Setup of exp/violet:
==> flow/design.v (excerpt) <==
module Cordic(
	input clk, 
	input [12:0] x_0,
	input [12:0] y_0,
	input [12:0] z_0,
	output [12:0] x_N,
	output [12:0] y_N,
	output [12:0] z_N
);
	wire [12:0] x0, y0, z0;
	wire [12:0] x1, y1, z1;
	wire [12:0] x2, y2, z2;
	wire [12:0] x3, y3, z3;
	wire [12:0] x4, y4, z4;
	wire [12:0] x5, y5, z5;
	wire [12:0] x6, y6, z6;
	wire [12:0] x7, y7, z7;
	wire [12:0] x8, y8, z8;
	wire [12:0] x9, y9, z9;
	CordicMachine C1 (.clk(clk), .x_0(x_0), .y_0(y_0), .z_0(z_0), .stage(0), .x_N(x0), .y_N(y0), .z_N(z0));
	CordicMachine C2 (.clk(clk), .x_0(x0), .y_0(y0), .z_0(z0), .stage(1), .x_N(x1), .y_N(y1), .z_N(z1));
	CordicMachine C3 (.clk(clk), .x_0(x1), .y_0(y1), .z_0(z1), .stage(2), .x_N(x2), .y_N(y2), .z_N(z2));
	CordicMachine C4 (.clk(clk), .x_0(x2), .y_0(y2), .z_0(z2), .stage(3), .x_N(x3), .y_N(y3), .z_N(z3));
	CordicMachine C5 (.clk(clk), .x_0(x3), .y_0(y3), .z_0(z3), .stage(4), .x_N(x4), .y_N(y4), .z_N(z4));
	CordicMachine C6 (.clk(clk), .x_0(x4), .y_0(y4), .z_0(z4), .stage(5), .x_N(x5), .y_N(y5), .z_N(z5));
  ...
clock: 2.32 ns
lec_check: 0
cap_margin: 20
core_margin: 2
core_utilization: 66
cts_cluster_size: 39
setup_slack_margin: 0.64
slew_margin: 20
run.sh (not shown) runs the stock make flow with config.mk's settings and CLKGATE_MAP_FILE=.
exp/violet failed in clock tree synthesis (4_1_cts) with DPL-0038.
The following lists how exp/garnet was set up differently from exp/violet:
- a change of SETUP_SLACK_MARGIN from 0.64 to 0.07
- a change of the clock period (ns, I/O delays scaled along) from 2.32 to 3.27
--- outcome ---
Comparing exp/garnet and exp/violet, the one run not ending clean was exp/violet.
Diff exp/violet -> exp/garnet: total placed instance area shrank by 0.0056 mm^2, routability-driven placement congestion ratio went down by 2.6%, vertical extent of the die neither gained nor lost much.
Sort exp/garnet and exp/violet by HPWL after detailed placement asc -> top: exp/garnet
Reported for exp/garnet and exp/violet, number of flip-flops and latches in the synthesized netlist turned out identical to the last digit.
Input-level comparison between exp/delta and exp/garnet:
- an added CTS_CLUSTER_DIAMETER of 26
- a deleted CTS_CLUSTER_SIZE that had been 39
- a change of CORE_UTILIZATION from 66 to 71
- an added MAX_ROUTING_LAYER of met4
- a change of SETUP_SLACK_MARGIN from 0.07 to 0.47
- a change of the clock period (ns, I/O delays scaled along) from 3.27 to 3.2
==> results <==
exp/delta: GRT-0232 in global routing (5_1_grt) -> run aborted
Going from exp/garnet to exp/delta, post-DP HPWL grows by 350 um.
Of exp/delta and exp/garnet, exp/delta shows the higher count of cells resized by post-cts repair, with exp/garnet below it.
Any difference in mux contribution to synthesized area between exp/delta and exp/garnet is small enough to ignore.
Of exp/delta and exp/garnet, the run reporting the lower number of H-tree levels was exp/garnet.
Starting utilization of the core area, exp/delta and exp/garnet, lower one = exp/garnet.
Changes in exp/yarrow relative to exp/delta:
- a change of CORE_UTILIZATION from 71 to 72
- a deleted SETUP_SLACK_MARGIN that had been 0.47
- a change of CTS_CLUSTER_DIAMETER from 26 to 374
- a deleted MAX_ROUTING_LAYER that had been met4
- an added CTS_CLUSTER_SIZE of 100
- a change of the clock period (ns, I/O delays scaled along) from 3.2 to 1.41
[summary]
exp/yarrow did not finish; a tool error ended it in detailed placement (3_5_place_dp). | core box area | exp/yarrow vs exp/delta | about 0.7% lower |. From exp/delta to exp/yarrow, I/O pin count did not move at all. exp/yarrow vs exp/delta — starting density of the core rose 0.53 points. Area figure in the yosys stat output: exp/delta vs exp/yarrow identical.
The inputs of exp/cedar differ from those of exp/yarrow as listed below.
- CTS_CLUSTER_SIZE: 100 -> unset
- CTS_CLUSTER_DIAMETER: 374 -> unset
- CORE_UTILIZATION: 72 -> 64
- the clock period (ns, I/O delays scaled along): 1.41 -> 2.33
[summary]
- Taking exp/yarrow as the reference, in exp/cedar post-synthesis share of cell area spent on full adders, half adders and majority gates stayed essentially flat, total number of placement rows picked up an extra 5.8%, core area rose by about 12%, floorplan core density went down 7.9 points.
- Looking at global placement routability congestion, exp/cedar sits about 6% lower than exp/yarrow does.
- Going from exp/yarrow to exp/cedar, die extent in x grows by about 6%.
- As far as synthesized-area fraction occupied by xor and xnor cells goes, exp/cedar and exp/yarrow are indistinguishable; the numbers are identical.
- Count of buffers inserted at the top-level ports: exp/cedar vs exp/yarrow identical
- Run status, exp/cedar: aborted in global routing (5_1_grt), error DPL-0038
- Diff exp/yarrow -> exp/cedar: floorplan die height saw an increase; area of the die saw an increase.

* * *

Starting RTL as in the previous note.
## Cordic
module Cordic(
	input clk, 
	input [12:0] x_0,
	input [12:0] y_0,
	input [12:0] z_0,
	output [12:0] x_N,
	output [12:0] y_N,
	output [12:0] z_N
);
	wire [12:0] x0, y0, z0;
	wire [12:0] x1, y1, z1;
	wire [12:0] x2, y2, z2;
	wire [12:0] x3, y3, z3;
	wire [12:0] x4, y4, z4;
	wire [12:0] x5, y5, z5;
	wire [12:0] x6, y6, z6;
	wire [12:0] x7, y7, z7;
	wire [12:0] x8, y8, z8;
	wire [12:0] x9, y9, z9;
	CordicMachine C1 (.clk(clk), .x_0(x_0), .y_0(y_0), .z_0(z_0), .stage(0), .x_N(x0), .y_N(y0), .z_N(z0));
	CordicMachine C2 (.clk(clk), .x_0(x0), .y_0(y0), .z_0(z0), .stage(1), .x_N(x1), .y_N(y1), .z_N(z1));
	CordicMachine C3 (.clk(clk), .x_0(x1), .y_0(y1), .z_0(z1), .stage(2), .x_N(x2), .y_N(y2), .z_N(z2));
	CordicMachine C4 (.clk(clk), .x_0(x2), .y_0(y2), .z_0(z2), .stage(3), .x_N(x3), .y_N(y3), .z_N(z3));
	CordicMachine C5 (.clk(clk), .x_0(x3), .y_0(y3), .z_0(z3), .stage(4), .x_N(x4), .y_N(y4), .z_N(z4));
	CordicMachine C6 (.clk(clk), .x_0(x4), .y_0(y4), .z_0(z4), .stage(5), .x_N(x5), .y_N(y5), .z_N(z5));
	CordicMachine C7 (.clk(clk), .x_0(x5), .y_0(y5), .z_0(z5), .stage(6), .x_N(x6), .y_N(y6), .z_N(z6));
	CordicMachine C8 (.clk(clk), .x_0(x6), .y_0(y6), .z_0(z6), .stage(7), .x_N(x7), .y_N(y7), .z_N(z7));
	CordicMachine C9 (.clk(clk), .x_0(x7), .y_0(y7), .z_0(z7), .stage(8), .x_N(x8), .y_N(y8), .z_N(z8));
  ...
Settings: LEC_CHECK=0, ABC_AREA=1, CAP_MARGIN=20, CORE_MARGIN=2, CORE_UTILIZATION=72, CTS_CLUSTER_DIAMETER=351, CTS_CLUSTER_SIZE=45, HOLD_SLACK_MARGIN=-0.08, PLACE_DENSITY_LB_ADDON=0.26, SETUP_SLACK_MARGIN=0.05, SLEW_MARGIN=20; clock period 1.73 ns.
The starting point stopped in clock tree synthesis with DPL-0038.
Next try:
Settings changed: ABC_AREA 1 to unset, CTS_CLUSTER_DIAMETER 351 to unset, CTS_CLUSTER_SIZE 45 to unset, HOLD_SLACK_MARGIN -0.08 to unset, PLACE_DENSITY_LB_ADDON 0.26 to 0.27, SETUP_SLACK_MARGIN 0.05 to unset, TNS_END_PERCENT set to 5.
Clock period 1.73 ns to 2.66 ns, I/O delays scaled along.
What happened: The changed run did not get past global routing with GRT-0232; synthesized cell count went down by 28%; synthesized area went down by 10%; die area went down by 9.9%.
Next try:
Settings changed: CORE_UTILIZATION 72 to 40, PLACE_DENSITY_LB_ADDON 0.27 to unset, TNS_END_PERCENT 5 to unset.
Clock period 2.66 ns to 3.11 ns, I/O delays scaled along.
Effect: This time the run completed with no timing, DRC or antenna violations; synthesized cell count does not change; die area rose by 78%; area after synthesis stays the same.
Next try:
Settings changed: CORE_UTILIZATION 40 to 70, CTS_CLUSTER_SIZE set to 35.
Clock period 3.11 ns to 2.9 ns, I/O delays scaled along.
Now the flow finished with negative setup slack left. Worst setup slack gets worse by 170 ps. Fmax goes up by 1.4%. Design area rose by 0.68%. Critical path depth went up by 3. Cell count went down by 8.2%. Sequential share of layout area hardly moves. Count of clock-buffer cells in the layout shrinks by 7.

* * *

Starting RTL as in the previous note.
## Cordic
module Cordic(
	input clk, 
	input [12:0] x_0,
	input [12:0] y_0,
	input [12:0] z_0,
	output [12:0] x_N,
	output [12:0] y_N,
	output [12:0] z_N
);
==> flow/config.mk <==
export PLATFORM = sky130hd
export DESIGN_NAME = Cordic
export DESIGN_NICKNAME = Cordic
export VERILOG_FILES = /design/flow/design.v
export SDC_FILE = /design/flow/constraint.sdc
export NUM_CORES = 4
export LEC_CHECK = 0
export CAP_MARGIN = 25
export CELL_PAD_IN_SITES_GLOBAL_PLACEMENT = 1
export CORE_MARGIN = 5
export CORE_UTILIZATION = 40
export CTS_CLUSTER_DIAMETER = 107
export GPL_ROUTABILITY_DRIVEN = 0
export SLEW_MARGIN = 20
==> flow/constraint.sdc <==
create_clock -name core_clock -period 3.2 [get_ports {clk}]
set_input_delay 0.6400 -clock core_clock [delete_from_list [all_inputs] [get_ports {clk}]]
set_output_delay 0.6400 -clock core_clock [all_outputs]
set_load 0.01 [all_outputs]
Change:
--- a/flow/config.mk
+++ b/flow/config.mk
@@ -8,2 +8,2 @@
-export CAP_MARGIN = 25
-export CELL_PAD_IN_SITES_GLOBAL_PLACEMENT = 1
+export ABC_AREA = 1
+export CAP_MARGIN = 5
@@ -12 +12 @@
-export CTS_CLUSTER_DIAMETER = 107
+export CTS_CLUSTER_DIAMETER = 23
@@ -13,0 +14,2 @@
+export HOLD_SLACK_MARGIN = 0.16
+export SETUP_SLACK_MARGIN = -0.09
==> flow/constraint.sdc (replaced) <==
create_clock -name core_clock -period 1.85 [get_ports {clk}]
set_input_delay 0.3700 -clock core_clock [delete_from_list [all_inputs] [get_ports {clk}]]
set_output_delay 0.3700 -clock core_clock [all_outputs]
set_load 0.01 [all_outputs]
This time the run produced a layout that fails on setup timing.
Die area goes up by 11%.
Synthesized area rose by 11%.
Change:
--- a/flow/config.mk
+++ b/flow/config.mk
@@ -9,2 +9,2 @@
-export CAP_MARGIN = 5
-export CORE_MARGIN = 5
+export CAP_MARGIN = 35
+export CORE_MARGIN = 7
@@ -13,2 +12,0 @@
-export GPL_ROUTABILITY_DRIVEN = 0
-export HOLD_SLACK_MARGIN = 0.16
@@ -16 +14 @@
-export SLEW_MARGIN = 20
+export SLEW_MARGIN = 0
==> flow/constraint.sdc (replaced) <==
create_clock -name core_clock -period 2.5 [get_ports {clk}]
set_input_delay 0.5000 -clock core_clock [delete_from_list [all_inputs] [get_ports {clk}]]
set_output_delay 0.5000 -clock core_clock [all_outputs]
set_load 0.01 [all_outputs]
The changed run went through all stages and came out clean.
Cell count fell by 13%.
Wire length falls by 32%.
Via count fell by 18%.
Design area goes down by 29%.
Area after synthesis is unchanged.
Change:
==> flow/config.mk (replaced) <==
export PLATFORM = sky130hd
export DESIGN_NAME = Cordic
export DESIGN_NICKNAME = Cordic
export VERILOG_FILES = /design/flow/design.v
export SDC_FILE = /design/flow/constraint.sdc
export NUM_CORES = 4
export LEC_CHECK = 0
export CAP_MARGIN = 20
export CORE_MARGIN = 2
export CORE_UTILIZATION = 53
export SLEW_MARGIN = 20
==> flow/constraint.sdc (replaced) <==
create_clock -name core_clock -period 3.11 [get_ports {clk}]
set_input_delay 0.6220 -clock core_clock [delete_from_list [all_inputs] [get_ports {clk}]]
set_output_delay 0.6220 -clock core_clock [all_outputs]
set_load 0.01 [all_outputs]
=> Core utilization is higher by 11 points. Non-clock buffer count is lower by 46. Clock skew stays flat. Via count goes down by about 23%. Routed wire length drops by 20%.
Change:
--- a/flow/config.mk
+++ b/flow/config.mk
@@ -10 +10,4 @@
-export CORE_UTILIZATION = 53
+export CORE_UTILIZATION = 71
+export CTS_CLUSTER_DIAMETER = 26
+export CTS_CLUSTER_SIZE = 31
+export SETUP_SLACK_MARGIN = 0.47
==> flow/constraint.sdc (replaced) <==
create_clock -name core_clock -period 3.2 [get_ports {clk}]
set_input_delay 0.6400 -clock core_clock [delete_from_list [all_inputs] [get_ports {clk}]]
set_output_delay 0.6400 -clock core_clock [all_outputs]
set_load 0.01 [all_outputs]
Outcome: The new run failed in global routing (5_1_grt). Area after synthesis does not change. Die area decreases by 25%. Synthesized cell count does not change.
Change:
--- a/flow/config.mk
+++ b/flow/config.mk
@@ -8,6 +8,9 @@
-export CAP_MARGIN = 20
-export CORE_MARGIN = 2
-export CORE_UTILIZATION = 71
-export CTS_CLUSTER_DIAMETER = 26
-export CTS_CLUSTER_SIZE = 31
-export SETUP_SLACK_MARGIN = 0.47
+export CAP_MARGIN = 25
+export CELL_PAD_IN_SITES_GLOBAL_PLACEMENT = 1
+export CORE_ASPECT_RATIO = 0.63
+export CORE_MARGIN = 5
+export CORE_UTILIZATION = 38
+export CTS_CLUSTER_DIAMETER = 107
+export GPL_ROUTABILITY_DRIVEN = 1
+export GPL_TIMING_DRIVEN = 0
+export MIN_ROUTING_LAYER = met2
The new run finished clean.
Synthesized area is unchanged.
Die area goes up by well over a third.
Synthesized cell count does not change.
